Design top, start of the top module:
module top(
    input logic     clk, 
    input logic     SW, 
    input logic     BOOT, 
    input logic [63:0] seed,
    output logic    _48b, 
    output logic    _45a
);
Size in the first run: roughly 5300 cells after synthesis, ~69 I/O pins, roughly 29000 sq um of cells after synthesis.
==> flow/config.mk <==
export PLATFORM = sky130hd
export DESIGN_NAME = top
export DESIGN_NICKNAME = top
export VERILOG_FILES = /design/flow/design.v
export SDC_FILE = /design/flow/constraint.sdc
export NUM_CORES = 4
export LEC_CHECK = 0
export ABC_AREA = 1
export CAP_MARGIN = 20
export CELL_PAD_IN_SITES_DETAIL_PLACEMENT = 0
export CORE_MARGIN = 2
export CORE_UTILIZATION = 57
export MIN_ROUTING_LAYER = met1
export SETUP_SLACK_MARGIN = 1.62
export SLEW_MARGIN = 20
export TNS_END_PERCENT = 30
==> flow/constraint.sdc <==
create_clock -name core_clock -period 7.19 [get_ports {clk}]
set_input_delay 1.4380 -clock core_clock [delete_from_list [all_inputs] [get_ports {clk}]]
set_output_delay 1.4380 -clock core_clock [all_outputs]
set_load 0.01 [all_outputs]
run.sh (not shown) runs the stock make flow with config.mk's settings and CLKGATE_MAP_FILE=.
Then changed:
Settings changed: ABC_AREA 1 to not set, CELL_PAD_IN_SITES_DETAIL_PLACEMENT 0 to not set, CORE_UTILIZATION 57 to 65, CTS_CLUSTER_DIAMETER set to 350, CTS_CLUSTER_SIZE set to 99, MIN_ROUTING_LAYER met1 to not set, SETUP_SLACK_MARGIN 1.62 to not set, TNS_END_PERCENT 30 to not set.
Clock period 7.19 ns to 7.09 ns, I/O delays scaled along.
Result: The new run completed with no timing, DRC or antenna violations; via count came out lower by 23%; critical path depth came out lower by 3; maximum frequency came out lower by 10%; design area came out lower by 9.4%; global-route usage came out higher by 2.4 points; setup slack is worse by 0.68 ns; worst hold slack is better by 0.011 ns.
Then changed:
Settings changed: CORE_UTILIZATION 65 to 72, CTS_CLUSTER_DIAMETER 350 to not set, CTS_CLUSTER_SIZE 99 to not set, PLACE_DENSITY set to 0.65, SETUP_SLACK_MARGIN set to -0.29, TNS_END_PERCENT set to 5.
Clock period 7.09 ns to 4.25 ns, I/O delays scaled along.
=> With this change the flow finished but failed the layout checks on setup timing. Wire length went up by a little under a tenth. Sequential share of layout area goes down by 1.1 points. Via count grows by a little under a tenth. Maximum frequency goes up by a quarter to a third. Non-clock buffer count came out higher by 293. Area after synthesis is unchanged. Worst hold slack hardly moves. Clock-buffer cell count stays the same. Setup slack got worse by 1.5 ns.
Then changed:
Settings changed: CORE_UTILIZATION 72 to 40, PLACE_DENSITY 0.65 to not set, SETUP_SLACK_MARGIN -0.29 to not set, TNS_END_PERCENT 5 to not set.
Clock period 4.25 ns to 5.96 ns, I/O delays scaled along.
This time the run ran to the end with no violations.
Wire length is lower by 7.0%.
Non-clock buffer count falls by 277.
Cell area is lower by 6.6%.
Utilization goes down by 40 points.
Via count is lower by 11%.
Setup slack gets better by 1.1 ns.
Synthesized cell count stays the same.


top again, from the RTL that the note above started with.
## top
module top(
    input logic     clk, 
    input logic     SW, 
    input logic     BOOT, 
    input logic [63:0] seed,
    output logic    _48b, 
    output logic    _45a
);
    logic [7:0] read_data;
    logic [5:0] pixel;
    logic newframe; 
    logic [23:0] shift_reg;  
    logic load_sreg;
    logic transmit_pixel;
    logic shift; 
    logic ws2812b_out;
    logic [63:0] pixel_control;
    logic [63:0] next_pixel_control;  
    logic [5:0] pixel_index;  
    logic [1:0] flipper;  
    values u1 (
        .clk         (clk), 
        .rst_n       (SW),  
        .newframe    (newframe), 
        .pixel        (pixel),
        .seed        (seed),
        .read_data     (read_data),
        .debug_grid  ()
    );
    ws2812b u4 (  
        .clk            (clk), 
        .rst_n          (SW),
        .serial_in      (shift_reg[23]),  
        .transmit       (transmit_pixel),  
        .ws2812b_out    (ws2812b_out), 
        .shift          (shift)
    );
    controller u5 (
        .clk            (clk), 
        .rst_n          (SW),
        .load_sreg      (load_sreg), 
        .transmit_pixel (transmit_pixel), 
        .pixel          (pixel),  
        .newframe          (newframe)  
    );
    always_ff @(posedge clk) begin
  ...
clock: 10.0 ns
lec_check: 0
cap_margin: 20
cell_pad_in_sites_detail_placement: 1
core_margin: 2
core_utilization: 40
cts_cluster_diameter: 191
cts_cluster_size: 67
gpl_routability_driven: 1
gpl_timing_driven: 0
hold_slack_margin: 0.21
max_routing_layer: met5
place_density_lb_addon: 0.28
setup_slack_margin: -0.32
slew_margin: 20
tns_end_percent: 45
Rerun with:
- CELL_PAD_IN_SITES_DETAIL_PLACEMENT: 1 -> default
- CORE_UTILIZATION: 40 -> 72
- CTS_CLUSTER_DIAMETER: 191 -> default
- CTS_CLUSTER_SIZE: 67 -> default
- GPL_ROUTABILITY_DRIVEN: 1 -> default
- GPL_TIMING_DRIVEN: 0 -> default
- HOLD_SLACK_MARGIN: 0.21 -> default
- MAX_ROUTING_LAYER: met5 -> default
- PLACE_DENSITY_LB_ADDON: 0.28 -> default
- SETUP_SLACK_MARGIN: -0.32 -> 0.67
- TNS_END_PERCENT: 45 -> default
- clock period: 10.0 -> 4.69 ns (I/O delays scaled with it)
Outcome: This time the run did not get past global routing (5_1_grt) on DPL-0038; die area falls by well over a third; synthesized area is unchanged; synthesized cell count does not change.
Rerun with:
- ABC_AREA: default -> 1
- CTS_CLUSTER_DIAMETER: default -> 204
- PLACE_DENSITY_LB_ADDON: default -> 0.07
- SETUP_SLACK_MARGIN: 0.67 -> default
- clock period: 4.69 -> 4.05 ns (I/O delays scaled with it)
Effect: The new run never finished: it broke off in global routing (5_1_grt), error GRT-0232. Synthesized cell count rises by 58%. Die area rises by 11%. Synthesized area rises by 11%.
Rerun with:
- ABC_AREA: 1 -> default
- CORE_UTILIZATION: 72 -> 51
- CTS_CLUSTER_DIAMETER: 204 -> default
- PLACE_DENSITY_LB_ADDON: 0.07 -> default
- clock period: 4.05 -> 5.96 ns (I/O delays scaled with it)
Effect: Now the flow passed the timing, DRC and antenna checks; die size rose by a quarter to a third; synthesized area fell by roughly a tenth; synthesized cell count fell by well over a third.
